==> flow/design.v <==
module AHB_Master_ALU_REG_pipelined (
    input wire        HCLK,        
    input wire        HRESETn,     
    output reg [31:0] HADDR,       
    output reg [2:0] HBURST,         
    output reg [2:0]  HSIZE,       
    output reg [1:0]  HTRANS,      
    output reg [31:0] HWDATA,      
    output reg        HWRITE,      
    input wire [31:0] HRDATA,      
    input wire        HREADY,      
    input wire        HRESP,
    input wire [63:0] cpu_inst
);
    wire [31:0] ReadData1, ReadData2;
    wire [31:0] ALUResult;
    reg RegWrite;
    reg [31:0] WriteData;
    reg type_data ;
    reg ALU_REG;
    reg write_read;
    reg [7:0] burst_length;
    reg [2:0] ReadReg1_ADDR;  
    reg [2:0] ReadReg2_ADDR;   
    reg [2:0] WriteReg_ADDR;   
    reg [2:0] AlU_OP;
    reg [2:0] WriteReg_ADDR2;
    reg [31:0] HWDATA_t;
    reg [31:0] HADDR_delay;
ALU alu(
    .A(ReadData1),
    .B(ReadData2),
    .AlU_OP(AlU_OP),
    .Result(ALUResult)
);
RegisterFile rf(
    .clk(HCLK),
    .rst_n(HRESETn),
    .ReadReg1_ADDR(ReadReg1_ADDR),
    .ReadReg2_ADDR(ReadReg2_ADDR),
    .WriteReg_ADDR(WriteReg_ADDR2),
    .WriteData(WriteData),
    .RegWrite(RegWrite),
    .ReadData1(ReadData1),
    .ReadData2(ReadData2)
);
localparam      IDLE         = 2'b00,
                BUSY     = 2'b01,
                NONSEQ   = 2'b10,
                SEQ      = 2'b11;
reg [9:0] burst_counter;
reg work;
always @(posedge HCLK or negedge HRESETn) begin
    if (!HRESETn)
        HADDR_delay <= 32'b0;
    else
        HADDR_delay <= cpu_inst [63:32];
end
always @(posedge HCLK or negedge HRESETn) begin
    if (!HRESETn)
    begin   
        HTRANS <= IDLE;   
        HADDR <= 32'b0;
        HBURST <= 3'b0;
        HSIZE <= 3'b0;
        HWDATA <= 32'b0;
        HWRITE <= 1'b0;
        RegWrite <= 1'b0;
        WriteData <= 32'b0;
        type_data <= 1'b0;
        ALU_REG <= 1'b0;
        write_read <= 1'b0;
        burst_length <= 8'b0;
        ReadReg1_ADDR <= 3'b0;
        ReadReg2_ADDR <= 3'b0;
        WriteReg_ADDR <= 3'b0;
        AlU_OP <= 3'b0;
        WriteReg_ADDR2 <= 3'b0;
        HWDATA_t <= 32'b0;
        burst_counter <= 10'b0;
        work <= 1'b0;
    end
    else
begin
        RegWrite <= 0;
        case (HTRANS)
            IDLE:begin
                if (type_data == 1)
                begin
                    if(ALU_REG)
                        begin
                            if(write_read)
                            begin
                                WriteData   <= ALUResult;
                                RegWrite    <= 1;
                            end                           
                             else
                            begin
                                HWDATA_t      <= ALUResult;
                                RegWrite    <= 0;
                            end                        end
                        else
                        begin
                            if (HWRITE)
                            begin
                                WriteData   <= HRDATA;
                                RegWrite    <= 1;
                            end
                            else
                            begin
                                HWDATA_t      <= ReadData1;
                                RegWrite    <= 0;
                            end
                        end
                        type_data <= 1;
                end
                type_data <= 1;
                HADDR <= HADDR_delay;
                HSIZE <= cpu_inst[6:4];  
                HWRITE <= cpu_inst[0];   
                HBURST <= cpu_inst[3:1];
                work <= cpu_inst[7];
                write_read <= cpu_inst [31];
                ALU_REG <= cpu_inst [18];
                burst_length <= cpu_inst[15:8];
                ReadReg1_ADDR <= cpu_inst[21:19]; 
                ReadReg2_ADDR <=  cpu_inst[24:22]; 
                WriteReg_ADDR <=  cpu_inst[27:25]; 
                WriteReg_ADDR2 <= WriteReg_ADDR;
                HWDATA <= HWDATA_t;
                AlU_OP <= cpu_inst [30:28];
                if (HREADY && work) begin
                    HTRANS <= NONSEQ;
                    burst_counter <= 0;        
                end
            end 
            BUSY:begin
                work <= cpu_inst[7];
                if (work) begin
                    HTRANS <= IDLE; 
                end
            end
            NONSEQ:begin
                type_data <= 1;
                HADDR <= HADDR_delay;
                HSIZE <= cpu_inst[6:4];  
                HWRITE <= cpu_inst[0];   
                HBURST <= cpu_inst[3:1];
                work <= cpu_inst[7];
                write_read <= cpu_inst [31];
                ALU_REG <= cpu_inst [18];
                burst_length <= cpu_inst[15:8];
                ReadReg1_ADDR <= cpu_inst[21:19]; 
                ReadReg2_ADDR <=  cpu_inst[24:22]; 
                WriteReg_ADDR <=  cpu_inst[27:25]; 
                WriteReg_ADDR2 <= WriteReg_ADDR;
                HWDATA <= HWDATA_t;
                AlU_OP <= cpu_inst [30:28];
                if(ALU_REG)
                        begin
                            if(write_read)
                            begin
                                WriteData   <= ALUResult;
                                RegWrite    <= 1;
                            end
                            else
                            begin
                                HWDATA_t      <= ALUResult;
                                RegWrite    <= 0;
                            end
                        end
                        else
                        begin
                            if (HWRITE)
                            begin
                                WriteData   <= HRDATA;
                                RegWrite    <= 1;
                            end
                            else
                            begin
                                HWDATA_t      <= ReadData1;
                                RegWrite    <= 0;
                            end
                        end
                if (HREADY) begin
                    if (!work)
                    HTRANS <= BUSY;
                    else if (HBURST) begin
                        type_data <= 1;
                        burst_counter <= burst_counter + 1;
                        HTRANS <= SEQ;
                    end else begin
                        type_data <= 1;
                        HTRANS <= IDLE;
                    end
                end
            end  
            SEQ:begin
                HWDATA <= HWDATA_t;
                ReadReg1_ADDR <= ReadReg1_ADDR +1;
                WriteReg_ADDR <=  WriteReg_ADDR;
                WriteReg_ADDR2 <= WriteReg_ADDR;
                RegWrite    <= 0;
                if (HREADY) begin
                    if(ALU_REG)
                        begin
                            if(write_read)
                            begin
                                WriteData   <= ALUResult;
                                RegWrite    <= 1;
                            end
                            else
                            begin
                                HWDATA_t      <= ALUResult;
                                RegWrite    <= 0;
                            end                        end
                        else
                        begin
                            if (HWRITE)
                            begin
                                WriteData   <= HRDATA;
                                RegWrite    <= 1;
                            end
                            else
                            begin
                                HWDATA_t      <= ReadData1;
                                RegWrite    <= 0;
                            end
                        end
                    HADDR <= HADDR + (4 << HSIZE); 
                        burst_counter <= burst_counter + 1;
                    if (!work)
                    HTRANS <= BUSY;
                    else if(HBURST == 3'b001 && burst_counter * HSIZE < 8'b11111111 && burst_counter < burst_length-1)
                    HTRANS <= SEQ;
                        else begin
                        HTRANS <= IDLE;
                    end
                end  
            end
            default:HTRANS <= IDLE;
        endcase
    end
end
endmodule
module ALU(
    input [31:0] A,    
    input [31:0] B,       
    input [2:0] AlU_OP,   
    output reg [31:0] Result 
);
    always @(*) begin
        case (AlU_OP)
            3'b000: Result = A + B;     
            3'b001: Result = A - B;     
            3'b010: Result = A & B;     
            3'b011: Result = A | B;     
            3'b100: Result = A ^ B;     
            3'b101: Result = ~A;        
            3'b110: Result = A << 1;    
            3'b111: Result = A >> 1;    
            default: Result = 8'b0;
        endcase
    end
endmodule
module RegisterFile(
    input clk,
    input rst_n,
    input [2:0] ReadReg1_ADDR,
    input [2:0] ReadReg2_ADDR,
    input [2:0] WriteReg_ADDR,
    input [31:0] WriteData,
    input RegWrite,
    output [31:0] ReadData1,
    output [31:0] ReadData2
);
    reg [31:0] registers [7:0]; 
    assign ReadData1 = registers[ReadReg1_ADDR];
    assign ReadData2 = registers[ReadReg2_ADDR];
    integer i;
    always @(posedge clk or negedge rst_n) begin
        if (!rst_n) begin
            for (i = 0; i < 8; i = i + 1)
                registers[i] <= 32'b0;
        end
        else if (RegWrite) begin
            registers[WriteReg_ADDR] <= WriteData;
        end
    end
endmodule
==> flow/run.sh <==
#!/bin/bash
# the make line also repeats each setting of config.mk as NAME=value (left out here)
make -C /OpenROAD-flow-scripts/flow DESIGN_CONFIG=/design/flow/config.mk WORK_HOME=/design/flow/orfs CLKGATE_MAP_FILE= finish
==> flow/config.mk <==
export PLATFORM = sky130hd
export DESIGN_NAME = AHB_Master_ALU_REG_pipelined
export DESIGN_NICKNAME = AHB_Master_ALU_REG_pipelined
export VERILOG_FILES = /design/flow/design.v
export SDC_FILE = /design/flow/constraint.sdc
export NUM_CORES = 4
export LEC_CHECK = 0
export ABC_AREA = 1
export CAP_MARGIN = 15
export CORE_MARGIN = 2
export CORE_UTILIZATION = 72
export CTS_CLUSTER_DIAMETER = 376
export CTS_CLUSTER_SIZE = 98
export PLACE_DENSITY = 0.4
export SETUP_SLACK_MARGIN = -0.37
export SLEW_MARGIN = 20
==> flow/constraint.sdc <==
create_clock -name core_clock -period 3.6 [get_ports {HCLK}]
set_input_delay 0.7200 -clock core_clock [delete_from_list [all_inputs] [get_ports {HCLK}]]
set_output_delay 0.7200 -clock core_clock [all_outputs]
set_load 0.01 [all_outputs]
==> results.toml, run 1 <==
# generated from flow reports
[placement]
port_buffers = 169
place_congestion = 1.11
place_hpwl_mm = 76.2
pre_cts_ws_ns = -1.04

[synth]
synth_warnings = 4
synth-edff-count = 0
yosysUniqueCellTypes = 53
floorplan.nets = 4015
ys_cells = 3763
ys_top_cells_by_count = "946 x nand2_1, 526 x o21ai_0, 463 x dfrtp_1, 407 x inv_1, 276 x nor2_1"
synth_top_area_share_pct = 41.0
synthTopLogicFamily = "simple AND/OR/NAND/NOR gates"
ys_area_sq_um = 28200
xor_area_share_pct = 1.92
simple_gate_area_share_pct = 22.8
top_cells_by_area = "dfrtp_1 41%, nand2_1 13%, o21ai_0 9.3%"
yosysTopAreaCell = "dfrtp_1"
synth_area_sq_um = 28200
synthAdderAreaFrac_pct = 7.00
synth_top_cell_by_count = "nand2_1"
synthAoiAreaFrac_pct = 18.7
ys_seq_share_pct = 41.0
flop_cell = "dfrtp_1"
syn_avg_cell_area_sq_um = 7.50
ys_sh_mux_pct = 0
synthCells = 3763
ys.flops = 463
synthArstFlopShare_pct = 100

[cts]
clockBufferDepth = 3
htree_levels = 1
numCtsBuffers = 8
postCtsHoldBufs = 0
root_buffer = "clkbuf_16"
cts_sinks = 463

[die]
dieArea_sq_um = 40800
core_sq_um = 38600
core_util_floorplan_pct = 73.0
ios = 173
rows = 72
fp.dieW_microns = 202
chipHeight_microns = 202

[status]
outcome = "did not finish"
lastStage = "global routing"
error = "[ERROR GRT-0232] Routing congestion too high. Check the congestion heatmap in the GUI."

[global_route]
gr-total-overflow = 5235
grt_usage_pct = 114
-- metal layers --
layer | GRT usage, % | overflow
met5 | 83.9 | 52
met4 | 123 | 966
met3 | 93.3 | 211
met2 | 146 | 3793
met1 | 98.3 | 213
-- per-stage QoR --
stage                     utilization [%]  cell area (sq um)  instances
after CTS                            92.8              35900       4868
after global placement               88.3              34100       4799
after detailed placement             88.3              34100       4799
after floorplan                         -              28200       3763
-- what timing repair did --
item | CTS
setup endpoints to repair | 54
setup buffers | 63
gates cloned | 2
resized | 284
pin swaps | 102
==> run 2: changes to the inputs <==
Settings changed: CORE_ASPECT_RATIO set to 0.5, SETUP_SLACK_MARGIN -0.37 to -0.12.
Clock period 3.6 ns to 4.0 ns, I/O delays scaled along.
==> run 2 against run 1 <==
  * The flow again stops in global routing
  * Synthesized area did not move
  * Die size up 0.23%
  * Synthesized cell count stayed put
==> results.toml, run 2 <==
# generated from flow reports
[synth]
ys_area_sq_um = 28200
synthTopLogicFamily = "simple AND/OR/NAND/NOR gates"
syn_avg_cell_area_sq_um = 7.50
ys_cells = 3763
synthArstFlopShare_pct = 100
synth-edff-count = 0
synthAdderAreaFrac_pct = 7.00
ys.flops = 463
yosysTopAreaCell = "dfrtp_1"
synth_area_sq_um = 28200
floorplan.nets = 4015
yosysUniqueCellTypes = 53
synth_warnings = 4
simple_gate_area_share_pct = 22.8
top_cells_by_area = "dfrtp_1 41%, nand2_1 13%, o21ai_0 9.3%"
synthAoiAreaFrac_pct = 18.7
synth_top_cell_by_count = "nand2_1"
ys_top_cells_by_count = "946 x nand2_1, 526 x o21ai_0, 463 x dfrtp_1, 407 x inv_1, 276 x nor2_1"
xor_area_share_pct = 1.92
synth_top_area_share_pct = 41.0
ys_sh_mux_pct = 0
synthCells = 3763
flop_cell = "dfrtp_1"
ys_seq_share_pct = 41.0

[placement]
port_buffers = 169
dp_cells = 4745
place_congestion = 1.09
place_hpwl_mm = 74.6

[cts]
root_buffer = "clkbuf_16"
htree_levels = 1
clockBufferDepth = 3
cts_sinks = 463
numCtsBuffers = 8
postCtsHoldBufs = 0

[die]
core_sq_um = 38800
chipHeight_microns = 144
dieArea_sq_um = 40900
rows = 51
ios = 173
fp.dieW_microns = 284
core_util_floorplan_pct = 72.8

[status]
outcome = "did not finish"
lastStage = "global routing"
## run 2: through the flow
| step | util (%) | area, sq um | worst slack [ns] | hold slack [ns] | TNS, ns |
|---|---|---|---|---|---|
| floorplan | - | 28200 | 0.0710 | 0.425 | 0 |
| global placement | 86.9 | 33700 | -0.486 | 0.429 | -15.77 |
| detailed placement | 86.9 | 33700 | -0.674 | 0.444 | -23.46 |
| CTS | 90.4 | 35100 | -0.413 | 0.185 | -10.93 |
## run 2: repair_timing
| action | CTS |
|---|---|
| pin swaps | 64 |
| setup endpoints to repair | 51 |
| setup buffers | 51 |
| gates resized | 216 |
==> run 3: changes to the inputs <==
Settings changed: CAP_MARGIN 15 to 20, CORE_ASPECT_RATIO 0.5 to not set, CTS_CLUSTER_DIAMETER 376 to 360, CTS_CLUSTER_SIZE 98 to 95, PLACE_DENSITY 0.4 to 0.36, SETUP_SLACK_MARGIN -0.12 to not set, TNS_END_PERCENT set to 5.
Clock period 4.0 ns to 3.33 ns, I/O delays scaled along.
==> run 3 against run 2 <==
  * The flow again stops in global routing
  * Synthesized cell count unchanged
  * Die size is 0.23% lower
  * Synthesized area stayed put
==> results.toml, run 3 <==
# generated from flow reports
[cts]
numCtsBuffers = 8
htree_levels = 1
root_buffer = "clkbuf_16"
clockBufferDepth = 3
cts_sinks = 463

[synth]
synthAdderAreaFrac_pct = 7.00
ys_top_cells_by_count = "946 x nand2_1, 526 x o21ai_0, 463 x dfrtp_1, 407 x inv_1, 276 x nor2_1"
ys_cells = 3763
synth_top_area_share_pct = 41.0
synth_area_sq_um = 28200
ys_sh_mux_pct = 0
top_cells_by_area = "dfrtp_1 41%, nand2_1 13%, o21ai_0 9.3%"
ys_area_sq_um = 28200
yosysUniqueCellTypes = 53
xor_area_share_pct = 1.92
synth-edff-count = 0
ys_seq_share_pct = 41.0
simple_gate_area_share_pct = 22.8
synthAoiAreaFrac_pct = 18.7
flop_cell = "dfrtp_1"
synthCells = 3763
yosysTopAreaCell = "dfrtp_1"
synthTopLogicFamily = "simple AND/OR/NAND/NOR gates"
syn_avg_cell_area_sq_um = 7.50
synth_top_cell_by_count = "nand2_1"
synth_warnings = 4
ys.flops = 463
synthArstFlopShare_pct = 100
floorplan.nets = 4015

[global_route]
gr-total-overflow = 59
grt_usage_pct = 80.8

[status]
error = "[ERROR GRT-0232] Routing congestion too high. Check the congestion heatmap in the GUI."
lastStage = "global routing"
outcome = "did not finish"

[die]
core_util_floorplan_pct = 73.0
rows = 72
core_sq_um = 38600
dieArea_sq_um = 40800
ios = 173
chipHeight_microns = 202
fp.dieW_microns = 202

[placement]
place_hpwl_mm = 78.4
pre_cts_ws_ns = -1.24
place_congestion = 1.14
port_buffers = 169
dp_cells = 4847
-- run 3: metrics by stage --
step                cell area (sq um)  util (%)
floorplan                       28300         -
global placement                34600      89.5
detailed placement              34600      89.5
CTS                             35400      91.7
-- run 3: layer usage --
layer / overflow / track usage (%)
met1: 2 / 81.8
met2: 28 / 95.5
met3: 2 / 68.1
met4: 27 / 77.2
met5: 0 / 38.9
-- run 3: what timing repair did --
item | in CTS
resized | 135
hold buffers | 1
hold endpoints to repair | 17
gates cloned | 0
pin swaps | 54
buffers inserted | 16
endpoints found under the setup margin | 75
==> run 4: changes to the inputs <==
Settings changed: ABC_AREA 1 to not set, CORE_UTILIZATION 72 to 66, CTS_CLUSTER_DIAMETER 360 to 90, CTS_CLUSTER_SIZE 95 to not set, MAX_ROUTING_LAYER set to met4, PLACE_DENSITY 0.36 to 0.6, TNS_END_PERCENT 5 to not set.
Clock period 3.33 ns to 4.85 ns, I/O delays scaled along.
==> run 4 against run 3 <==
  * The layout now fails its checks (setup timing)
  * Die size grew 10%
  * Synthesized area grew 1.3%
  * Synthesized cell count shrank 24%
==> results.toml, run 4 <==
# synthesis and place-and-route metrics
[critical_path]
critPathSlowestCell = "or4_4"
worstSetupStartpointType = "flop"
path_cells = "buf_12 -> mux2_2 -> a222oi_1 -> o2bb2ai_4 -> o2111ai_2 -> buf_4 -> nor4_4 -> buf_4 -> and2_4 -> nor2_1 -> xnor2_1 -> ha_1 -> nand3_1 -> o21ai_1 -> o21ba_4 -> or4_4 -> a211o_1 -> a211oi_2 -> nor3b_4 -> o21ai_1"
worstSetupPathDepth = 20
critPathMaxStageDelay_ns = 0.56
r2r_setup_slack_ns = -0.24
crit_buf_inv = 3
endpoint = "HWDATA_t[31]$_DFFE_PN0P_"
path_class = "reg -> reg"
r2r-end = "HWDATA_t[31]$_DFFE_PN0P_"
r2r_start = "ReadReg2_ADDR[0]$_DFFE_PN0N_"
critPathMaxFanout = 5
cpLargestDelayFamily = "AND-OR/OR-AND gates"
crit_start = "ReadReg2_ADDR[0]$_DFFE_PN0N_"
reg2reg_depth = 20
endpoint_kind = "flop"
crit_arrival_ns = 5.62
required_ns = 5.38

[routing]
drc_errors = 0
route.met2.wl_mm = 45.7
wl_met3_mm = 9.35
ant_nets = 0
routed.top_layer = "met4"
wl_per_cell_microns = 25.3
drt_pre_antenna_iters = 10
drt_wl_total_mm = 97.7
via_per_inst = 6.71
met1_length_mm = 35.4
num_vias = 25900
dr.first_iter.drc_count = 2999

[layout]
layout.nets = 3493
stdcell_area_sq_um = 35400
area_growth_pct = 23.6
n_fill_cell = 2568
final_util_pct = 82.5

[synth]
flop_cell = "dfrtp_1"
synth_top_area_share_pct = 40.5
xor_area_share_pct = 2.24
ys_seq_share_pct = 40.5
simple_gate_area_share_pct = 11.2
synth_top_cell_by_count = "dfrtp_1"
ys.flops = 463
synth_area_sq_um = 28600
synthCells = 2864
yosysTopAreaCell = "dfrtp_1"
syn_avg_cell_area_sq_um = 9.99
ys_cells = 2864
synthAdderAreaFrac_pct = 6.91
yosysUniqueCellTypes = 98
floorplan.nets = 3116
synthTopLogicFamily = "multiplexers"
ys_sh_mux_pct = 17.3
top_cells_by_area = "dfrtp_1 41%, mux2_2 14%, ha_1 6.2%"
synth-edff-count = 0
synthArstFlopShare_pct = 100
ys_area_sq_um = 28600
synthAoiAreaFrac_pct = 17.1
synth_warnings = 4
ys_top_cells_by_count = "463 x dfrtp_1, 345 x mux2_2, 274 x nand2_1, 216 x nor2_1, 163 x a21oi_1"

[sta]
setup_viol = 23
worst_pin_slew_ns = 1.07
max_slew_margin_pct = 28.4
rsz0062_at_grt = "yes"
setup_ws_ns = -0.235
finalHoldViolCount = 0
finClkSkew_ns = 0.0259
clock.fmax_ghz = 0.197
whs_ns = 0.383
slew_violations = 0
fin_crit_sh_pct = 105
period_needed_ns = 5.09

[cts]
htree_levels = 2
tritoncts = "built"
root_buffer = "clkbuf_16"
insertion_delay_ns = 0.62
clockBufferDepth = 3
clk_pin_slew_worst_paths_ns = 0.06
postCtsHoldBufs = 0
cts_sinks = 463
numCtsBuffers = 49

[worst_hold_path]
hold_class = "in -> async"

[die]
core_sq_um = 42900
rows = 76
ios = 173
core_util_floorplan_pct = 66.7
dieArea_sq_um = 45000
chipHeight_microns = 212
fp.dieW_microns = 212

[global_route]
gr-total-overflow = 0
grt_max_degree = 108
antenna_found_initial = 1
grt_pass1_vias = 26500
grt_first_pass_wirelength_mm = 149
grt_usage_pct = 44.4

[run]
tool_warnings = 86
max_cap_violations = 0

[status]
so_faults = "setup timing"
outcome = "finished with violations"

[placement]
place_congestion = 0.987
place_hpwl_mm = 64.3
port_buffers = 169
placed_cell_area_sq_um = 32700
run 4: what timing repair did:
action                     in CTS  in global routing
pin swaps                      41                 58
setup endpoints to repair      38                 42
resized                        76                 88
gates cloned                    0                  2
setup buffers                  17                 15
run 4: layout make-up:
cell class / instances / area, sq um / share of cell area, %
antenna: 1 / 2.50 / 0.00708
clock buffer: 64 / 1380 / 3.91
clock inverter: 27 / 373 / 1.05
inverter: 131 / 492 / 1.39
multi-input combinational: 2078 / 16300 / 46.1
sequential: 463 / 11600 / 32.8
tap: 585 / 732 / 2.07
timing repair buffer: 518 / 4490 / 12.7
run 4: routing by layer:
layer,vias to the layer above,track usage (%)
li1,11200,-
met1,12700,51.5
met2,1643,69.6
met3,454,9.38
met4,0,30.3
met5,-,-
run 4: through the flow:
stage	worst slack (ns)	std cells	setup TNS [ns]
floorplan	0.0233	2864	0
global placement	-0.529	3746	-7.12
detailed placement	-0.513	3746	-9.87
CTS	-0.130	3853	-1.60
global route	-0.332	3867	-7.19
finish	-0.235	3867	-2.46
==> run 5: changes to the inputs <==
Settings changed: ABC_AREA set to 1, CORE_UTILIZATION 66 to 70, CTS_CLUSTER_DIAMETER 90 to 290, CTS_CLUSTER_SIZE set to 92, GPL_ROUTABILITY_DRIVEN set to 1, PLACE_DENSITY 0.6 to not set, PLACE_DENSITY_LB_ADDON set to 0.06, SETUP_SLACK_MARGIN set to 0.47, SLEW_MARGIN 20 to 10, TNS_END_PERCENT set to 55.
Clock period 4.85 ns to 1.59 ns, I/O delays scaled along.
==> run 5 against run 4 <==
  * The run now fails in clock tree synthesis
  * Synthesized cell count up 31%
  * Synthesized area down 1.3%
  * Die size down 6.8%
==> results.toml, run 5 <==
# generated from flow reports
[placement]
port_buffers = 169
place_hpwl_mm = 93.9
placed_cell_area_sq_um = 36700
place_congestion = 1.24
dp_cells = 5039

[status]
outcome = "did not finish"
lastStage = "clock tree synthesis"
error = "[ERROR DPL-0038] Utilization greater than 100%, impossible to legalize"

[synth]
xor_area_share_pct = 1.92
yosysTopAreaCell = "dfrtp_1"
synth_top_cell_by_count = "nand2_1"
synth-edff-count = 0
ys.flops = 463
synthAdderAreaFrac_pct = 7.00
yosysUniqueCellTypes = 53
ys_area_sq_um = 28200
floorplan.nets = 4015
synth_area_sq_um = 28200
flop_cell = "dfrtp_1"
ys_sh_mux_pct = 0
synthArstFlopShare_pct = 100
synthCells = 3763
top_cells_by_area = "dfrtp_1 41%, nand2_1 13%, o21ai_0 9.3%"
simple_gate_area_share_pct = 22.8
synth_top_area_share_pct = 41.0
synthAoiAreaFrac_pct = 18.7
ys_seq_share_pct = 41.0
ys_top_cells_by_count = "946 x nand2_1, 526 x o21ai_0, 463 x dfrtp_1, 407 x inv_1, 276 x nor2_1"
synthTopLogicFamily = "simple AND/OR/NAND/NOR gates"
syn_avg_cell_area_sq_um = 7.50
synth_warnings = 4
ys_cells = 3763

[die]
ios = 173
chipHeight_microns = 205
fp.dieW_microns = 205
core_sq_um = 39700
dieArea_sq_um = 42000
rows = 73
core_util_floorplan_pct = 71.1
run 5: metrics by stage:
step	hold WS [ns]	setup TNS, ns	worst slack (ns)
3_5_place_dp	0.166	-217.03	-3.05
3_3_place_gp	0.163	-184.40	-2.73
2_1_floorplan	0.0224	-141.76	-2.21
==> run 6: changes to the inputs <==
Settings changed: CELL_PAD_IN_SITES_DETAIL_PLACEMENT set to 1, CORE_ASPECT_RATIO set to 0.54, CORE_MARGIN 2 to 4, CORE_UTILIZATION 70 to 65, CTS_CLUSTER_DIAMETER 290 to 119, CTS_CLUSTER_SIZE 92 to 55, GPL_TIMING_DRIVEN set to 0, HOLD_SLACK_MARGIN set to 0.07, MAX_ROUTING_LAYER met4 to not set, MIN_ROUTING_LAYER set to met2, PLACE_DENSITY_LB_ADDON 0.06 to 0.19, SETUP_SLACK_MARGIN 0.47 to -0.06, TNS_END_PERCENT 55 to 95.
Clock period 1.59 ns to 6.31 ns, I/O delays scaled along.
==> run 6 against run 5 <==
  * Synthesized area unchanged
  * Synthesized cell count did not move
  * Die size increased by 12%
  * The flow stops in detailed placement
==> results.toml, run 6 <==
# generated from flow reports
[status]
outcome = "did not finish"
lastStage = "detailed placement"
error = "[ERROR DPL-0033] detailed placement checks failed during check placement."

[synth]
synth_warnings = 4
ys.flops = 463
synth_area_sq_um = 28200
ys_top_cells_by_count = "946 x nand2_1, 526 x o21ai_0, 463 x dfrtp_1, 407 x inv_1, 276 x nor2_1"
synthTopLogicFamily = "simple AND/OR/NAND/NOR gates"
synthArstFlopShare_pct = 100
synth_top_area_share_pct = 41.0
yosysTopAreaCell = "dfrtp_1"
syn_avg_cell_area_sq_um = 7.50
top_cells_by_area = "dfrtp_1 41%, nand2_1 13%, o21ai_0 9.3%"
ys_sh_mux_pct = 0
ys_seq_share_pct = 41.0
ys_area_sq_um = 28200
synthAdderAreaFrac_pct = 7.00
synthAoiAreaFrac_pct = 18.7
synth-edff-count = 0
synthCells = 3763
synth_top_cell_by_count = "nand2_1"
floorplan.nets = 4015
simple_gate_area_share_pct = 22.8
xor_area_share_pct = 1.92
ys_cells = 3763
flop_cell = "dfrtp_1"
yosysUniqueCellTypes = 53

[placement]
port_buffers = 169
place_congestion = 1.35

[die]
rows = 55
core_sq_um = 42400
core_util_floorplan_pct = 66.6
chipHeight_microns = 161
ios = 173
dieArea_sq_um = 47000
fp.dieW_microns = 292
==> run 7: changes to the inputs <==
Settings changed: CELL_PAD_IN_SITES_DETAIL_PLACEMENT 1 to not set, CORE_ASPECT_RATIO 0.54 to 0.5, CORE_MARGIN 4 to 2, CORE_UTILIZATION 65 to 72, CTS_CLUSTER_DIAMETER 119 to 397, CTS_CLUSTER_SIZE 55 to 96, GPL_ROUTABILITY_DRIVEN 1 to not set, GPL_TIMING_DRIVEN 0 to not set, HOLD_SLACK_MARGIN 0.07 to not set, MIN_ROUTING_LAYER met2 to not set, PLACE_DENSITY set to 0.87, PLACE_DENSITY_LB_ADDON 0.19 to not set, SETUP_SLACK_MARGIN -0.06 to 1.09, SLEW_MARGIN 10 to 20, TNS_END_PERCENT 95 to 5.
Clock period 6.31 ns to 3.85 ns, I/O delays scaled along.
==> run 7 against run 6 <==
  * The flow stops in global routing
  * Synthesized area did not move
  * Die size fell by 13%
  * Synthesized cell count stayed put
==> results.toml, run 7 <==
# generated from flow reports
[synth]
ys_seq_share_pct = 41.0
simple_gate_area_share_pct = 22.8
synthCells = 3763
synthTopLogicFamily = "simple AND/OR/NAND/NOR gates"
ys.flops = 463
syn_avg_cell_area_sq_um = 7.50
synth-edff-count = 0
synth_top_area_share_pct = 41.0
yosysUniqueCellTypes = 53
synthAdderAreaFrac_pct = 7.00
synth_area_sq_um = 28200
synth_warnings = 4
top_cells_by_area = "dfrtp_1 41%, nand2_1 13%, o21ai_0 9.3%"
yosysTopAreaCell = "dfrtp_1"
synth_top_cell_by_count = "nand2_1"
xor_area_share_pct = 1.92
ys_area_sq_um = 28200
synthArstFlopShare_pct = 100
synthAoiAreaFrac_pct = 18.7
flop_cell = "dfrtp_1"
floorplan.nets = 4015
ys_sh_mux_pct = 0
ys_top_cells_by_count = "946 x nand2_1, 526 x o21ai_0, 463 x dfrtp_1, 407 x inv_1, 276 x nor2_1"
ys_cells = 3763

[placement]
place_hpwl_mm = 76.3
pre_cts_ws_ns = -0.739
placed_cell_area_sq_um = 33900
place_congestion = 1.07
dp_cells = 4767
port_buffers = 169

[status]
lastStage = "global routing"
outcome = "did not finish"

[cts]
root_buffer = "clkbuf_16"
clockBufferDepth = 3
htree_levels = 1
postCtsHoldBufs = 0
cts_sinks = 463
numCtsBuffers = 8

[die]
fp.dieW_microns = 284
ios = 173
dieArea_sq_um = 40900
rows = 51
core_sq_um = 38800
core_util_floorplan_pct = 72.8
chipHeight_microns = 144
-- run 7: repair_timing --
| action | in CTS |
|---|---|
| cloned | 1 |
| pin swaps | 115 |
| resized | 276 |
| setup endpoints to repair | 92 |
| buffers inserted | 41 |
==> run 8: changes to the inputs <==
Settings changed: ABC_AREA 1 to not set, CORE_ASPECT_RATIO 0.5 to not set, CORE_UTILIZATION 72 to 65, CTS_CLUSTER_DIAMETER 397 to not set, CTS_CLUSTER_SIZE 96 to not set, PLACE_DENSITY 0.87 to 0.6, SETUP_SLACK_MARGIN 1.09 to not set, TNS_END_PERCENT 5 to not set.
Clock period 3.85 ns to 1.57 ns, I/O delays scaled along.
==> run 8 against run 7 <==
  * The flow again stops in global routing
  * Die size grew 12%
  * Synthesized cell count fell by 24%
  * Synthesized area rose by 1.3%
==> results.toml, run 8 <==
# generated from flow reports
[synth]
floorplan.nets = 3116
ys_top_cells_by_count = "463 x dfrtp_1, 345 x mux2_2, 274 x nand2_1, 216 x nor2_1, 163 x a21oi_1"
syn_avg_cell_area_sq_um = 9.99
simple_gate_area_share_pct = 11.2
synth_warnings = 4
xor_area_share_pct = 2.24
synthCells = 2864
synthAoiAreaFrac_pct = 17.1
flop_cell = "dfrtp_1"
ys_area_sq_um = 28600
synth_area_sq_um = 28600
synthTopLogicFamily = "multiplexers"
ys_seq_share_pct = 40.5
yosysUniqueCellTypes = 98
ys_sh_mux_pct = 17.3
synth_top_area_share_pct = 40.5
synth_top_cell_by_count = "dfrtp_1"
ys_cells = 2864
yosysTopAreaCell = "dfrtp_1"
top_cells_by_area = "dfrtp_1 41%, mux2_2 14%, ha_1 6.2%"
synth-edff-count = 0
synthArstFlopShare_pct = 100
ys.flops = 463
synthAdderAreaFrac_pct = 6.91

[placement]
place_hpwl_mm = 80.9
place_congestion = 1.03
pre_cts_ws_ns = -3.47
dp_cells = 4190
placed_cell_area_sq_um = 37200
port_buffers = 169

[status]
outcome = "did not finish"
error = "[ERROR GRT-0116] Global routing finished with congestion. Check the congestion regions in the DRC Viewer."
lastStage = "global routing"

[cts]
numCtsBuffers = 50
root_buffer = "clkbuf_16"
cts_sinks = 463
clockBufferDepth = 3
htree_levels = 2

[die]
core_sq_um = 43300
dieArea_sq_um = 45700
chipHeight_microns = 214
fp.dieW_microns = 214
core_util_floorplan_pct = 66.1
rows = 76
ios = 173

[global_route]
grt_usage_pct = 82.3
gr-total-overflow = 272
## run 8: timing repair
item	CTS
hold buffers	1
gates cloned	1
pin swaps	83
buffers inserted	31
resized	196
endpoints found under the setup margin	466
endpoints found under the hold margin	25
## run 8: routing by layer
metal	GRT overflow	global-route usage (%)
met5	0	40.9
met4	120	83.1
met3	7	70.6
met2	141	95.6
met1	4	82.0
==> run 9: changes to the inputs <==
Settings changed: CORE_UTILIZATION 65 to 39, GPL_ROUTABILITY_DRIVEN set to 1, PLACE_DENSITY 0.6 to not set, PLACE_DENSITY_LB_ADDON set to 0.19, SLEW_MARGIN 20 to 10.
Clock period 1.57 ns to 4.85 ns, I/O delays scaled along.
==> run 9 against run 8 <==
  * Now fails the layout checks on setup timing
  * Synthesized cell count stayed put
  * Synthesized area did not move
  * Die size up 65%
==> results.toml, run 9 <==
# synthesis and place-and-route metrics
[sta]
slew_violations = 0
max_slew_margin_pct = 29.2
worst_pin_slew_ns = 1.05
rsz0062_at_grt = "yes"
setup_viol = 21
period_needed_ns = 5.02
clock.fmax_ghz = 0.199
whs_ns = 0.335
finalHoldViolCount = 0
fin_crit_sh_pct = 104
finClkSkew_ns = 0.0250
setup_ws_ns = -0.175

[placement]
dp_cells = 4123
placed_cell_area_sq_um = 33200
place_hpwl_mm = 67.6
port_buffers = 169
place_congestion = 0.949
pre_cts_ws_ns = -0.482

[global_route]
grt_pass1_vias = 25200
gr-total-overflow = 0
antenna_found_initial = 2
grt_max_degree = 115
grt_usage_pct = 25.9
grt_first_pass_wirelength_mm = 150

[critical_path]
crit_buf_inv = 3
reg2reg_depth = 20
critPathSlowestCell = "or4_4"
r2r_setup_slack_ns = -0.17
worstSetupStartpointType = "flop"
critPathMaxFanout = 6
required_ns = 5.37
worstSetupPathDepth = 20
crit_arrival_ns = 5.54
path_class = "reg -> reg"
crit_start = "ReadReg2_ADDR[0]$_DFFE_PN0N_"
critPathMaxStageDelay_ns = 0.58
r2r_start = "ReadReg2_ADDR[0]$_DFFE_PN0N_"
cpLargestDelayFamily = "simple AND/OR/NAND/NOR gates"
path_cells = "buf_12 -> buf_12 -> mux2_4 -> a222oi_1 -> o2bb2ai_2 -> o2111ai_2 -> nor4_4 -> buf_4 -> and2_4 -> nor2_2 -> xnor2_1 -> ha_1 -> nand3_2 -> o21ai_1 -> o21ba_4 -> or4_4 -> a211o_1 -> nand4_1 -> nor3b_4 -> o21ai_1"
endpoint = "HWDATA_t[31]$_DFFE_PN0P_"
r2r-end = "HWDATA_t[31]$_DFFE_PN0P_"
endpoint_kind = "flop"

[synth]
xor_area_share_pct = 2.24
synth_top_cell_by_count = "dfrtp_1"
synthAoiAreaFrac_pct = 17.1
ys_sh_mux_pct = 17.3
yosysTopAreaCell = "dfrtp_1"
simple_gate_area_share_pct = 11.2
top_cells_by_area = "dfrtp_1 41%, mux2_2 14%, ha_1 6.2%"
synthArstFlopShare_pct = 100
yosysUniqueCellTypes = 98
syn_avg_cell_area_sq_um = 9.99
ys_top_cells_by_count = "463 x dfrtp_1, 345 x mux2_2, 274 x nand2_1, 216 x nor2_1, 163 x a21oi_1"
synthCells = 2864
synth_warnings = 4
synth-edff-count = 0
synthAdderAreaFrac_pct = 6.91
flop_cell = "dfrtp_1"
synth_area_sq_um = 28600
synth_top_area_share_pct = 40.5
ys_area_sq_um = 28600
ys_cells = 2864
ys_seq_share_pct = 40.5
floorplan.nets = 3116
ys.flops = 463
synthTopLogicFamily = "multiplexers"

[routing]
drt_wl_total_mm = 98.1
wl_per_cell_microns = 23.0
ant_nets = 0
via_per_inst = 5.77
dr.first_iter.drc_count = 2051
drc_errors = 0
drt_pre_antenna_iters = 8
num_vias = 24600
antenna_cells = 0

[cts]
insertion_delay_ns = 0.65
clockBufferDepth = 3
htree_levels = 2
clk_pin_slew_worst_paths_ns = 0.06
root_buffer = "clkbuf_16"
numCtsBuffers = 53
tritoncts = "built"
cts_sinks = 463

[die]
ios = 173
core_util_floorplan_pct = 39.3
core_sq_um = 72800
dieArea_sq_um = 75500
chipHeight_microns = 275
rows = 99
fp.dieW_microns = 275

[run]
max_cap_violations = 0
tool_warnings = 84

[layout]
area_growth_pct = 26.3
layout.nets = 3509
stdcell_area_sq_um = 36100
final_cells = 4259

[status]
outcome = "finished with violations"
so_faults = "setup timing"

[worst_hold_path]
hold_class = "in -> async"
-- run 9: through the flow --
step | utilization, % | TNS [ns]
after floorplan | - | 0
after global placement | 45.6 | -7.09
after detailed placement | 45.6 | -8.49
after CTS | 49.0 | -1.27
after global routing | 49.6 | -7.93
final | 49.6 | -1.44
-- run 9: what timing repair did --
item / 4_1_cts / 5_1_grt
cloned: 3 / 0
endpoints found under the setup margin: 37 / 47
resized: 74 / 93
buffers inserted: 26 / 11
pin swaps: 52 / 32
hold buffers: 0 / 0
-- run 9: layout make-up --
| type | count | area, sq um |
|---|---|---|
| fill | 6628 | 36700 |
| multi-input combinational | 2078 | 16300 |
| sequential | 463 | 11600 |
| timing repair buffer | 530 | 4700 |
| clock buffer | 73 | 1490 |
| tap | 959 | 1200 |
| inverter | 131 | 492 |
| clock inverter | 25 | 363 |
-- run 9: per-layer routing --
layer | global-route usage [%] | part of all wire (%) | vias up
li1 | - | - | 11200
met1 | 32.5 | 41 | 12300
met4 | 11.7 | 4.8 | 4
met2 | 44.1 | 48 | 881
met3 | 3.70 | 5.6 | 225
met5 | 0 | 0.028 | -
==> run 10: changes to the inputs <==
Settings changed: ABC_AREA set to 1, CELL_PAD_IN_SITES_DETAIL_PLACEMENT set to 1, CORE_ASPECT_RATIO set to 1.75, CORE_MARGIN 2 to 4, CORE_UTILIZATION 39 to 65, CTS_CLUSTER_DIAMETER set to 119, CTS_CLUSTER_SIZE set to 55, GPL_TIMING_DRIVEN set to 0, HOLD_SLACK_MARGIN set to 0.07, MIN_ROUTING_LAYER set to met1, SETUP_SLACK_MARGIN set to -0.06, TNS_END_PERCENT set to 95.
Clock period 4.85 ns to 7.84 ns, I/O delays scaled along.
==> run 10 against run 9 <==
  * The flow now stops in detailed placement
  * Synthesized area shrank 1.3%
  * Die size decreased by 38%
  * Synthesized cell count grew 31%
==> results.toml, run 10 <==
# generated from flow reports
[synth]
floorplan.nets = 4015
synthTopLogicFamily = "simple AND/OR/NAND/NOR gates"
synth-edff-count = 0
synthArstFlopShare_pct = 100
yosysTopAreaCell = "dfrtp_1"
xor_area_share_pct = 1.92
syn_avg_cell_area_sq_um = 7.50
synthCells = 3763
synth_warnings = 4
ys.flops = 463
top_cells_by_area = "dfrtp_1 41%, nand2_1 13%, o21ai_0 9.3%"
synth_top_area_share_pct = 41.0
yosysUniqueCellTypes = 53
ys_sh_mux_pct = 0
simple_gate_area_share_pct = 22.8
flop_cell = "dfrtp_1"
ys_area_sq_um = 28200
ys_seq_share_pct = 41.0
synth_area_sq_um = 28200
synthAoiAreaFrac_pct = 18.7
ys_top_cells_by_count = "946 x nand2_1, 526 x o21ai_0, 463 x dfrtp_1, 407 x inv_1, 276 x nor2_1"
ys_cells = 3763
synthAdderAreaFrac_pct = 7.00
synth_top_cell_by_count = "nand2_1"

[die]
dieArea_sq_um = 47000
chipHeight_microns = 284
ios = 173
core_util_floorplan_pct = 66.0
fp.dieW_microns = 166
rows = 100
core_sq_um = 42800

[placement]
place_congestion = 1.12
port_buffers = 169

[status]
outcome = "did not finish"
lastStage = "detailed placement"
error = "[ERROR DPL-0033] detailed placement checks failed during check placement."
run 10: through the flow:
step | worst slack (ns) | setup TNS (ns)
3_3_place_gp | -14.42 | -6647.83
2_1_floorplan | 3.91 | 0
==> run 11: changes to the inputs <==
Settings changed: CAP_MARGIN 20 to 10, CELL_PAD_IN_SITES_DETAIL_PLACEMENT 1 to not set, CORE_ASPECT_RATIO 1.75 to not set, CORE_MARGIN 4 to 2, CORE_UTILIZATION 65 to 72, CTS_CLUSTER_DIAMETER 119 to 290, CTS_CLUSTER_SIZE 55 to 92, GPL_TIMING_DRIVEN 0 to not set, HOLD_SLACK_MARGIN 0.07 to not set, MAX_ROUTING_LAYER set to met4, MIN_ROUTING_LAYER met1 to not set, PLACE_DENSITY_LB_ADDON 0.19 to 0.06, SETUP_SLACK_MARGIN -0.06 to 0.47, TNS_END_PERCENT 95 to not set.
Clock period 7.84 ns to 1.59 ns, I/O delays scaled along.
==> run 11 against run 10 <==
  * The run fails in clock tree synthesis
  * Synthesized area unchanged
  * Die size decreased by 13%
  * Synthesized cell count is the same
==> results.toml, run 11 <==
# generated from flow reports
[status]
outcome = "did not finish"
lastStage = "clock tree synthesis"
error = "[ERROR DPL-0038] Utilization greater than 100%, impossible to legalize"

[synth]
yosysTopAreaCell = "dfrtp_1"
synth_warnings = 4
ys_seq_share_pct = 41.0
simple_gate_area_share_pct = 22.8
floorplan.nets = 4015
synth_top_cell_by_count = "nand2_1"
ys_sh_mux_pct = 0
synthTopLogicFamily = "simple AND/OR/NAND/NOR gates"
synthArstFlopShare_pct = 100
ys_cells = 3763
flop_cell = "dfrtp_1"
ys.flops = 463
syn_avg_cell_area_sq_um = 7.50
synthAdderAreaFrac_pct = 7.00
xor_area_share_pct = 1.92
ys_top_cells_by_count = "946 x nand2_1, 526 x o21ai_0, 463 x dfrtp_1, 407 x inv_1, 276 x nor2_1"
yosysUniqueCellTypes = 53
synth_top_area_share_pct = 41.0
top_cells_by_area = "dfrtp_1 41%, nand2_1 13%, o21ai_0 9.3%"
synthCells = 3763
synth_area_sq_um = 28200
synthAoiAreaFrac_pct = 18.7
ys_area_sq_um = 28200
synth-edff-count = 0

[die]
core_sq_um = 38600
rows = 72
dieArea_sq_um = 40800
chipHeight_microns = 202
ios = 173
fp.dieW_microns = 202
core_util_floorplan_pct = 73.0

[placement]
place_hpwl_mm = 99.9
place_congestion = 1.24
port_buffers = 169
pre_cts_ws_ns = -3.50
dp_cells = 5027
run 11: stage by stage:
stage               setup TNS [ns]  cell area, sq um
floorplan                  -141.76             29100
global placement           -186.39             36500
detailed placement         -236.79             36500
==> run 12: changes to the inputs <==
Settings changed: ABC_AREA 1 to not set, CAP_MARGIN 10 to 20, CELL_PAD_IN_SITES_DETAIL_PLACEMENT set to 1, CORE_UTILIZATION 72 to 40, CTS_CLUSTER_DIAMETER 290 to not set, CTS_CLUSTER_SIZE 92 to not set, GPL_ROUTABILITY_DRIVEN 1 to not set, MAX_ROUTING_LAYER met4 to not set, MIN_ROUTING_LAYER set to met2, PLACE_DENSITY_LB_ADDON 0.06 to not set, SETUP_SLACK_MARGIN 0.47 to not set, SLEW_MARGIN 10 to 0.
Clock period 1.59 ns to 6.0 ns, I/O delays scaled along.
==> run 12 against run 11 <==
  * Now clean on timing, DRC and antenna
  * Die size grew 80%
  * Synthesized cell count shrank 24%
  * Synthesized area grew 1.3%
==> results.toml, run 12 <==
# synthesis and place-and-route metrics
[critical_path]
worstSetupPathDepth = 22
reg2reg_depth = 22
critPathMaxFanout = 14
required_ns = 6.55
endpoint_kind = "flop"
worstSetupStartpointType = "flop"
cpLargestDelayFamily = "AND-OR/OR-AND gates"
crit_buf_inv = 4
path_class = "reg -> reg"
endpoint = "WriteData[23]$_DFFE_PN0P_"
path_cells = "buf_4 -> nor2_2 -> buf_4 -> a222oi_1 -> o2bb2ai_1 -> inv_2 -> nor4_4 -> nand2_2 -> o21ai_0 -> xnor2_1 -> ha_1 -> a21o_1 -> a21o_1 -> a21oi_1 -> o21ai_0 -> o21ba_2 -> o31ai_1 -> a21oi_1 -> mux2_2 -> o311ai_0 -> buf_4 -> a21oi_1"
critPathSlowestCell = "dfrtp_4"
crit_arrival_ns = 6.35
r2r-end = "WriteData[23]$_DFFE_PN0P_"
r2r_start = "ReadReg2_ADDR[1]$_DFFE_PN0N_"
r2r_setup_slack_ns = 0.20
crit_start = "ReadReg2_ADDR[1]$_DFFE_PN0N_"
critPathMaxStageDelay_ns = 0.64

[layout]
final_util_pct = 48.1
layout.nets = 3343
area_growth_pct = 19.7
final_cells = 4105

[synth]
flop_cell = "dfrtp_1"
ys_area_sq_um = 28600
synthTopLogicFamily = "multiplexers"
top_cells_by_area = "dfrtp_1 41%, mux2_2 14%, ha_1 6.2%"
synth_top_cell_by_count = "dfrtp_1"
synthArstFlopShare_pct = 100
synth_warnings = 4
yosysUniqueCellTypes = 98
simple_gate_area_share_pct = 11.2
synthCells = 2864
synth-edff-count = 0
floorplan.nets = 3116
yosysTopAreaCell = "dfrtp_1"
syn_avg_cell_area_sq_um = 9.99
ys_top_cells_by_count = "463 x dfrtp_1, 345 x mux2_2, 274 x nand2_1, 216 x nor2_1, 163 x a21oi_1"
xor_area_share_pct = 2.24
ys_cells = 2864
synthAoiAreaFrac_pct = 17.1
synthAdderAreaFrac_pct = 6.91
ys.flops = 463
ys_seq_share_pct = 40.5
synth_top_area_share_pct = 40.5
ys_sh_mux_pct = 17.3
synth_area_sq_um = 28600

[sta]
rsz0062_at_grt = "no"
slew_violations = 0
setup_ws_ns = 0.202
worst_pin_slew_ns = 1.20
finClkSkew_ns = 0.0476
clock.fmax_ghz = 0.172
fin_crit_sh_pct = 96.6
tns_ns = 0
finalHoldViolCount = 0
max_slew_margin_pct = 20.0
setup_viol = 0
period_needed_ns = 5.80

[routing]
wl_per_cell_microns = 26.4
drc_errors = 0
dr.first_iter.drc_count = 7802
drt_pre_antenna_iters = 15
via_per_inst = 8.20
ant_nets = 0
num_vias = 33700
drt_wl_total_mm = 108

[worst_hold_path]
whs_path_depth = 2
min_delay_worst_endpoint = "HADDR[0]$_DFFE_PN0P_"
hold_start = "HADDR_delay[0]$_DFF_PN0_"
hold_class = "reg -> reg"

[global_route]
grt_max_degree = 156
grt_pass1_vias = 38900
antenna_found_initial = 3
gr-total-overflow = 0
grt_first_pass_wirelength_mm = 164
grt_usage_pct = 43.3

[placement]
dp_cells = 3983
place_hpwl_mm = 71.0
place_congestion = 0.969
port_buffers = 169
pre_cts_ws_ns = 0.285

[cts]
cts_sinks = 463
clockBufferDepth = 3
htree_levels = 2
clk_pin_slew_worst_paths_ns = 0.06
postCtsHoldBufs = 0
numCtsBuffers = 54
insertion_delay_ns = 0.68
tritoncts = "built"
root_buffer = "clkbuf_16"

[run]
max_cap_violations = 0
tool_warnings = 87

[die]
ios = 173
dieArea_sq_um = 73700
rows = 98
core_util_floorplan_pct = 40.2
core_sq_um = 71100
fp.dieW_microns = 271
chipHeight_microns = 271

[status]
outcome = "no timing/DRC/antenna violations"
-- run 12: area by class of cell --
type / count / area (sq um)
clock buffers: 81 / 1640
clock inverters: 20 / 295
repair buffers: 363 / 3220
well taps: 950 / 1190
fillers: 7843 / 36900
diodes: 19 / 47.5
inverters: 131 / 492
multi-input cells: 2078 / 15700
flip-flops and latches: 463 / 11600
-- run 12: metal layers --
layer | GRT usage, % | wire [microns] | up-vias
li1 | - | - | 10800
met1 | - | 0 | 11400
met2 | 52.7 | 52100 | 10000
met3 | 53.7 | 41500 | 1476
met4 | 12.8 | 14100 | 21
met5 | 12.4 | 564 | -
-- run 12: stage by stage --
| step | area [sq um] | hold slack, ns |
|---|---|---|
| 2_1_floorplan | 28600 | 0.414 |
| 3_3_place_gp | 32200 | 0.430 |
| 3_5_place_dp | 32200 | 0.443 |
| 4_1_cts | 34100 | 0.455 |
| 5_1_grt | 34200 | 0.475 |
| 6_report | 34200 | 0.451 |
-- run 12: timing repair --
item | in CTS | in global routing
endpoints found under the setup margin | 0 | 30
buffers inserted | 0 | 2
resized | 0 | 9
==> run 13: changes to the inputs <==
Settings changed: CELL_PAD_IN_SITES_DETAIL_PLACEMENT 1 to not set, MIN_ROUTING_LAYER met2 to not set, PLACE_DENSITY set to 0.6, SLEW_MARGIN 0 to 20.
Clock period 6.0 ns to 4.5 ns, I/O delays scaled along.
==> run 13 against run 12 <==
  * Register-to-register slack got worse by 0.69 ns
  * Critical path depth up 1
  * Hold slack worse by 0.054 ns
  * Synthesized area did not move
  * Flip-flop count did not move
  * Maximum frequency increased by 16%
  * Sequential share of layout area decreased by 2.5 points
  * Highest routed layer is now met4
  * Utilization is 3.9 points higher
  * Via count is 25% lower
  * Now fails the layout checks on setup timing
==> results.toml, run 13 <==
# synthesis and place-and-route metrics
[status]
outcome = "finished with violations"
so_faults = "setup timing"

[layout]
final_util_pct = 52.0
n_fill_cell = 6395
stdcell_area_sq_um = 37000
layout.nets = 3578
area_growth_pct = 29.3

[sta]
period_needed_ns = 4.99
fin_crit_sh_pct = 111
slew_violations = 0
whs_ns = 0.397
tns_ns = -10.29
worst_pin_slew_ns = 1.02
finClkSkew_ns = 0.0136
setup_viol = 39
finalHoldViolCount = 0
rsz0062_at_grt = "yes"
clock.fmax_ghz = 0.200
max_slew_margin_pct = 32.3
setup_ws_ns = -0.489

[critical_path]
required_ns = 5.00
r2r-end = "WriteData[24]$_DFFE_PN0P_"
critPathMaxStageDelay_ns = 0.55
endpoint_kind = "flop"
crit_buf_inv = 5
reg2reg_depth = 23
crit_top_cell = "buf_6"
cpLargestDelayFamily = "simple AND/OR/NAND/NOR gates"
worstSetupStartpointType = "flop"
r2r_setup_slack_ns = -0.49
crit_arrival_ns = 5.48
path_cells = "mux4_1 -> or2_1 -> a21oi_4 -> ha_2 -> o21ai_2 -> nor4_4 -> nand2_2 -> nor2_4 -> buf_6 -> a21oi_2 -> xnor2_1 -> ha_1 -> buf_4 -> buf_6 -> buf_6 -> nand3_2 -> or2_4 -> buf_4 -> or3_4 -> o2111ai_4 -> mux2i_1 -> o211a_1 -> o21ai_1"
critPathSlowestCell = "mux4_1"
endpoint = "WriteData[24]$_DFFE_PN0P_"
crit_start = "ReadReg2_ADDR[0]$_DFFE_PN0N_"
critPathMaxFanout = 5
worstSetupPathDepth = 23
r2r_start = "ReadReg2_ADDR[0]$_DFFE_PN0N_"
path_class = "reg -> reg"

[routing]
drt_pre_antenna_iters = 8
num_vias = 25200
wl_per_cell_microns = 22.9
drt_wl_total_mm = 98.8
dr.first_iter.drc_count = 2188
ant_nets = 0
via_per_inst = 5.83
drc_errors = 0
antenna_cells = 0

[cts]
root_buffer = "clkbuf_16"
clk_pin_slew_worst_paths_ns = 0.06
htree_levels = 2
tritoncts = "built"
insertion_delay_ns = 0.63
clockBufferDepth = 3
cts_sinks = 463
numCtsBuffers = 54

[placement]
placed_cell_area_sq_um = 33800
place_congestion = 0.966
place_hpwl_mm = 69.2
port_buffers = 169

[die]
core_sq_um = 71100
fp.dieW_microns = 271
core_util_floorplan_pct = 40.2
rows = 98
dieArea_sq_um = 73700
ios = 173
chipHeight_microns = 271

[synth]
yosysUniqueCellTypes = 98
synth_top_area_share_pct = 40.5
synthTopLogicFamily = "multiplexers"
ys_cells = 2864
ys_top_cells_by_count = "463 x dfrtp_1, 345 x mux2_2, 274 x nand2_1, 216 x nor2_1, 163 x a21oi_1"
synth_area_sq_um = 28600
synthArstFlopShare_pct = 100
simple_gate_area_share_pct = 11.2
synth_top_cell_by_count = "dfrtp_1"
xor_area_share_pct = 2.24
syn_avg_cell_area_sq_um = 9.99
top_cells_by_area = "dfrtp_1 41%, mux2_2 14%, ha_1 6.2%"
ys_sh_mux_pct = 17.3
ys_seq_share_pct = 40.5
synth-edff-count = 0
ys_area_sq_um = 28600
yosysTopAreaCell = "dfrtp_1"
synth_warnings = 4
ys.flops = 463
synthCells = 2864
synthAoiAreaFrac_pct = 17.1
synthAdderAreaFrac_pct = 6.91
floorplan.nets = 3116
flop_cell = "dfrtp_1"

[global_route]
grt_usage_pct = 26.3
grt_max_degree = 113
antenna_found_initial = 0
grt_pass1_vias = 25500
gr-total-overflow = 0
grt_first_pass_wirelength_mm = 151

[worst_hold_path]
hold_class = "in -> async"

[run]
max_cap_violations = 0
tool_warnings = 82
run 13: area by class of cell:
type                            count  area, sq um  share of cell area [%]
Clock inverter                     32          603                    1.63
Clock buffer                       69         1480                    4.00
Multi-Input combinational cell   2078        16500                    44.5
Sequential cell                   463        11600                    31.4
Timing Repair Buffer              598         5160                    14.0
Tap cell                          950         1190                    3.21
Inverter                          131          492                    1.33
run 13: per-stage QoR:
| step | cells | worst slack [ns] |
|---|---|---|
| floorplan | 2864 | 0.00123 |
| global placement | 4178 | -0.727 |
| detailed placement | 4178 | -0.751 |
| CTS | 4313 | -0.375 |
| global route | 4321 | -0.665 |
| finish | 4321 | -0.489 |
run 13: timing repair:
action | 4_1_cts | 5_1_grt
pin swaps | 47 | 48
resized | 125 | 70
cloned | 1 | 0
setup buffers | 33 | 13
setup endpoints to repair | 44 | 48
hold buffers | 0 | 0
run 13: layer usage:
layer	up-vias	share of wire, %	routed length (microns)	global-route usage, %
met4	0	4.6	4590	12.1
li1	11300	-	-	-
met3	238	7.1	6990	4.50
met1	12600	41	40700	33.5
met2	1036	47	46600	43.6
met5	-	0	0	0
==> run 14: changes to the inputs <==
Settings changed: CORE_UTILIZATION 40 to 66, PLACE_DENSITY 0.6 to not set, SETUP_SLACK_MARGIN set to 1.21.
Clock period 4.5 ns to 4.89 ns, I/O delays scaled along.
==> run 14 against run 13 <==
  * Flip-flop count unchanged
  * Global-route usage up 15 points
  * Clock skew increased by 0.0030 ns
  * Utilization rose by 31 points
  * Count of clock-buffer cells in the layout is 7 higher
  * Die size down 39%
  * Critical endpoint is now HWDATA_t[26]$_DFFE_PN0P_
  * Critical path depth fell by 1
  * Via count increased by 2.3%
  * Still fails the layout checks on setup timing
==> results.toml, run 14 <==
# synthesis and place-and-route metrics
[die]
core_sq_um = 42900
core_util_floorplan_pct = 66.7
chipHeight_microns = 212
dieArea_sq_um = 45000
rows = 76
fp.dieW_microns = 212
ios = 173

[critical_path]
crit_top_cell = "buf_4"
r2r-end = "HWDATA_t[26]$_DFFE_PN0P_"
worstSetupPathDepth = 22
endpoint_kind = "flop"
crit_start = "ReadReg2_ADDR[0]$_DFFE_PN0N_"
critPathSlowestCell = "mux4_1"
critPathMaxFanout = 4
path_class = "reg -> reg"
critPathMaxStageDelay_ns = 0.55
path_cells = "mux4_1 -> or2_1 -> a21oi_4 -> ha_4 -> o21ai_2 -> nor4_4 -> nand2_2 -> nor2_4 -> a21oi_1 -> xnor2_1 -> ha_1 -> buf_4 -> buf_4 -> buf_4 -> nand3_1 -> or2_4 -> o21ba_4 -> o21ai_1 -> buf_4 -> xor2_1 -> a221o_1 -> a21oi_2"
worstSetupStartpointType = "flop"
endpoint = "HWDATA_t[26]$_DFFE_PN0P_"
required_ns = 5.45
reg2reg_depth = 22
crit_buf_inv = 4
r2r_setup_slack_ns = -0.14
cpLargestDelayFamily = "AND-OR/OR-AND gates"
r2r_start = "ReadReg2_ADDR[0]$_DFFE_PN0N_"
crit_arrival_ns = 5.59

[routing]
ant_nets = 0
dr.first_iter.drc_count = 3055
drt_wl_total_mm = 96.2
via_per_inst = 6.69
wl_per_cell_microns = 24.9
antenna_cells = 0
drc_errors = 0
drt_pre_antenna_iters = 10
num_vias = 25800

[synth]
ys_seq_share_pct = 40.5
synth_area_sq_um = 28600
ys_sh_mux_pct = 17.3
synth_top_cell_by_count = "dfrtp_1"
simple_gate_area_share_pct = 11.2
flop_cell = "dfrtp_1"
top_cells_by_area = "dfrtp_1 41%, mux2_2 14%, ha_1 6.2%"
yosysUniqueCellTypes = 98
synthArstFlopShare_pct = 100
ys_cells = 2864
syn_avg_cell_area_sq_um = 9.99
synthCells = 2864
ys.flops = 463
floorplan.nets = 3116
synthTopLogicFamily = "multiplexers"
ys_top_cells_by_count = "463 x dfrtp_1, 345 x mux2_2, 274 x nand2_1, 216 x nor2_1, 163 x a21oi_1"
synthAoiAreaFrac_pct = 17.1
synthAdderAreaFrac_pct = 6.91
synth_top_area_share_pct = 40.5
synth-edff-count = 0
synth_warnings = 4
xor_area_share_pct = 2.24
yosysTopAreaCell = "dfrtp_1"
ys_area_sq_um = 28600

[placement]
port_buffers = 169
place_congestion = 0.990
pre_cts_ws_ns = -0.104
dp_cells = 3693
place_hpwl_mm = 61.9

[sta]
finClkSkew_ns = 0.0166
setup_viol = 20
clock.fmax_ghz = 0.199
whs_ns = 0.309
period_needed_ns = 5.03
slew_violations = 0
worst_pin_slew_ns = 1.12
rsz0062_at_grt = "yes"
max_slew_margin_pct = 25.5
finalHoldViolCount = 0
fin_crit_sh_pct = 103
setup_ws_ns = -0.144

[run]
tool_warnings = 83
max_cap_violations = 0

[layout]
area_growth_pct = 24.8
n_fill_cell = 2503
final_cells = 3855
layout.nets = 3486
final_util_pct = 83.2

[cts]
clockBufferDepth = 3
clk_pin_slew_worst_paths_ns = 0.06
htree_levels = 2
numCtsBuffers = 50
postCtsHoldBufs = 0
insertion_delay_ns = 0.63
tritoncts = "built"
root_buffer = "clkbuf_16"
cts_sinks = 463

[global_route]
grt_max_degree = 90
grt_first_pass_wirelength_mm = 144
gr-total-overflow = 0
grt_usage_pct = 41.7
antenna_found_initial = 0
grt_pass1_vias = 26100

[worst_hold_path]
hold_class = "in -> async"

[status]
outcome = "finished with violations"
so_faults = "setup timing"
## run 14: layer usage
| layer | global-route usage [%] | part of all wire (%) | vias to the layer above |
|---|---|---|---|
| li1 | - | - | 11100 |
| met1 | 49.9 | 36 | 12600 |
| met2 | 67.1 | 46 | 1598 |
| met3 | 8.48 | 9.4 | 485 |
| met4 | 30.7 | 8.4 | 0 |
| met5 | 0 | 0 | - |
## run 14: layout make-up
cell class / instances / area (sq um) / share of cell area [%]
Timing Repair Buffer: 510 / 4570 / 12.8
Sequential cell: 463 / 11600 / 32.5
Clock inverter: 12 / 161 / 0.452
Inverter: 131 / 495 / 1.39
Multi-Input combinational cell: 2078 / 16600 / 46.6
Tap cell: 585 / 732 / 2.05
Clock buffer: 76 / 1500 / 4.20
## run 14: repair_timing
| item | 4_1_cts | 5_1_grt |
|---|---|---|
| setup endpoints to repair | 70 | 73 |
| gates resized | 67 | 149 |
| cloned | 2 | 1 |
| endpoints found under the hold margin | 0 | 0 |
| setup buffers | 45 | 26 |
| pin swaps | 48 | 72 |
## run 14: per-stage QoR
| stage | cell area (sq um) | TNS (ns) |
|---|---|---|
| detailed placement | 32500 | -0.832 |
| CTS | 34800 | 0 |
| global placement | 32500 | -0.109 |
| floorplan | 28800 | 0 |
| finish | 35700 | -1.72 |
| global route | 35700 | -6.41 |
